== main ==
==> flow/design.v (excerpt) <==
module Remoto(clk,rst,entrada,comando,su,sd,suB,sdB,saida_1,saida1_1,saida2_1,soma_result_1,sinal_A,sinal_B);
parameter inicia            = 2'b00;   
parameter inicia_1          = 2'b01;    
parameter leitura           = 2'b10; 
parameter zera_B    = 3'b010;
parameter zera_tudo = 3'b011;
parameter soma      = 3'b100;
parameter sub       = 3'b101;
parameter muda_sinal= 3'b110;
parameter  DESLIGADO = 0;
parameter  ESPERA = 1;
parameter limite_um      =  4095; 
parameter lid_zero      =  3594;  
parameter  RECEBE_A_DEZ = 2;
parameter  RECEBE_A_UNI = 3;
parameter  MUDA_SINAL_A = 4;
parameter  RECEBE_A_DEZ_B = 5;
parameter  RECEBE_A_UNI_B = 6;
parameter  MUDA_SINAL_B = 7;
parameter  ZERA_TUDO = 8;	
parameter lid_um  			=  3281;  
parameter tempo_zero      =  648;
parameter tempo_bit  =  312;
input         clk;      
input         rst;
input         entrada;    
output reg [7:0] comando;
output reg[6:0] su;
output reg[6:0] sd;
output reg[6:0] suB;
output reg[6:0] sdB; 
wire [8:0] soma_result;
output reg [8:0] soma_result_1;
reg [4:0] estado_m;
reg [7:0] vetorA;
reg [7:0] vetorA_aux;
reg [7:0] vetorA_2;
reg [7:0] vetorA_1;
reg [7:0] vetorB;
reg [7:0] vetorB_aux;
  ...
Size in the first run: roughly 1800 cells after synthesis, ~150 flip-flops, about 71 I/O pins, roughly 14000 um^2 of cells after synthesis.
Settings: LEC_CHECK=0, CAP_MARGIN=20, CORE_MARGIN=2, CORE_UTILIZATION=72, CTS_CLUSTER_SIZE=74, MAX_ROUTING_LAYER=met4, PLACE_DENSITY_LB_ADDON=0.0, SLEW_MARGIN=20; clock period 6.47 ns.
run.sh (not shown) runs the stock make flow with config.mk's settings and CLKGATE_MAP_FILE=.
main finished all stages; layout check result: FAIL, due to setup timing.
Setup changes, main to the feature branch
Settings: removing MAX_ROUTING_LAYER (formerly met4); changing CORE_UTILIZATION from 72 to 71; removing CTS_CLUSTER_SIZE (formerly 74); removing PLACE_DENSITY_LB_ADDON (formerly 0.0); changing the clock period (ns, I/O delays scaled along) from 6.47 to 11.0.
Findings:
The feature branch went all the way through synthesis, placement and routing and the layout is clean on timing, DRC and antenna.
Comparing the feature branch with main, the combinational share of power came out essentially unchanged.
From main to the feature branch the numbers moved as follows: routed wire length per instance lost 10%, via count lost 1306, final non-filler cell area lost 9.7%.
When the final numbers for the feature branch and main were put side by side, the final design utilization turned out to be smaller in the feature branch.
A capture point of the worst path of saida1_1[6] is what main shows, while saida1_1[5] belongs to the feature branch.
The feature branch: first-pass GRT wire length 6.0 mm below main

---

Starting RTL as in the previous note.
Settings: LEC_CHECK=0, ABC_AREA=1, CAP_MARGIN=20, CELL_PAD_IN_SITES_GLOBAL_PLACEMENT=3, CORE_MARGIN=3, CORE_UTILIZATION=71, CTS_CLUSTER_DIAMETER=346, CTS_CLUSTER_SIZE=59, GPL_ROUTABILITY_DRIVEN=1, MAX_ROUTING_LAYER=met5, PLACE_DENSITY=0.78, SETUP_SLACK_MARGIN=2.83, SLEW_MARGIN=20; clock period 10.4 ns.
The baseline ended with an error in global placement without I/O on GPL-0301.
Next try:
ABC_AREA = not set   (was 1)
CELL_PAD_IN_SITES_GLOBAL_PLACEMENT = not set   (was 3)
CORE_MARGIN = 2   (was 3)
CORE_UTILIZATION = 40   (was 71)
CTS_CLUSTER_DIAMETER = not set   (was 346)
CTS_CLUSTER_SIZE = not set   (was 59)
GPL_ROUTABILITY_DRIVEN = not set   (was 1)
MAX_ROUTING_LAYER = not set   (was met5)
PLACE_DENSITY = not set   (was 0.78)
SETUP_SLACK_MARGIN = not set   (was 2.83)
clock period = 11.0 ns   (was 10.4 ns; I/O delays follow)
What happened:
- The changed run passed the timing, design-rule and antenna checks
- die size increases by 67%
- area after synthesis decreases by 1.9%
- synthesized cell count decreases by 18%

---

Setup of alpha:
Starting RTL as in the previous note.
clock: 6.52 ns
lec_check: 0
abc_area: 1
cap_margin: 20
core_margin: 2
core_utilization: 70
cts_cluster_diameter: 221
cts_cluster_size: 15
place_density_lb_addon: 0.11
setup_slack_margin: 1.85
slew_margin: 20
tns_end_percent: 100
Stage in which a tool error killed alpha: global routing.
#### Input delta (gamma over alpha)
Settings: removing TNS_END_PERCENT (formerly 100); changing CTS_CLUSTER_SIZE from 15 to 47; removing PLACE_DENSITY_LB_ADDON (formerly 0.11); removing SETUP_SLACK_MARGIN (formerly 1.85); removing CTS_CLUSTER_DIAMETER (formerly 221); removing ABC_AREA (formerly 1); changing the clock period (ns, I/O delays scaled along) from 6.52 to 6.02.
### Flow results
Of alpha and gamma, not a single run came through the flow clean.
alpha did not make it past global routing, where a tool error ended it.
Lower count of buffers added by post-CTS timing repair for setup goes to gamma over alpha.
Changes observed in gamma relative to alpha: netlist area before placement down about 2%; count of different cell masters after synthesis now larger; die area lower.

---

Remoto again, from the RTL that the note above started with.
## Remoto
module Remoto(clk,rst,entrada,comando,su,sd,suB,sdB,saida_1,saida1_1,saida2_1,soma_result_1,sinal_A,sinal_B);
==> flow/config.mk <==
export PLATFORM = sky130hd
export DESIGN_NAME = Remoto
export DESIGN_NICKNAME = Remoto
export VERILOG_FILES = /design/flow/design.v
export SDC_FILE = /design/flow/constraint.sdc
export NUM_CORES = 4
export LEC_CHECK = 0
export CAP_MARGIN = 5
export CELL_PAD_IN_SITES_DETAIL_PLACEMENT = 2
export CORE_ASPECT_RATIO = 0.59
export CORE_MARGIN = 2
export CORE_UTILIZATION = 31
export GPL_ROUTABILITY_DRIVEN = 0
export GPL_TIMING_DRIVEN = 0
export HOLD_SLACK_MARGIN = 0.26
export MIN_ROUTING_LAYER = met1
export PLACE_DENSITY_LB_ADDON = 0.05
export SETUP_SLACK_MARGIN = -0.8
export SLEW_MARGIN = 5
export TNS_END_PERCENT = 20
==> flow/constraint.sdc <==
create_clock -name core_clock -period 12.7 [get_ports {clk}]
set_input_delay 2.5400 -clock core_clock [delete_from_list [all_inputs] [get_ports {clk}]]
set_output_delay 2.5400 -clock core_clock [all_outputs]
set_load 0.01 [all_outputs]
==> next run, changes <==
Settings changed: ABC_AREA set to 1, CAP_MARGIN 5 to 20, CELL_PAD_IN_SITES_DETAIL_PLACEMENT 2 to not set, CORE_ASPECT_RATIO 0.59 to not set, CORE_UTILIZATION 31 to 70, GPL_ROUTABILITY_DRIVEN 0 to not set, GPL_TIMING_DRIVEN 0 to not set, HOLD_SLACK_MARGIN 0.26 to not set, MIN_ROUTING_LAYER met1 to not set, PLACE_DENSITY_LB_ADDON 0.05 to not set, SETUP_SLACK_MARGIN -0.8 to not set, SLEW_MARGIN 5 to 20, TNS_END_PERCENT 20 to not set.
Clock period 12.7 ns to 7.17 ns, I/O delays scaled along.
The new run finished clean.
Power goes up by 67%.
Design area goes up by 1.1%.
Sequential cell count stays the same.
Hold slack is better by 0.015 ns.
Die area goes down by 54%.
Register-to-register slack is worse by 4.6 ns.
Power figures rest on the tool's default switching activity, not on a simulated workload.
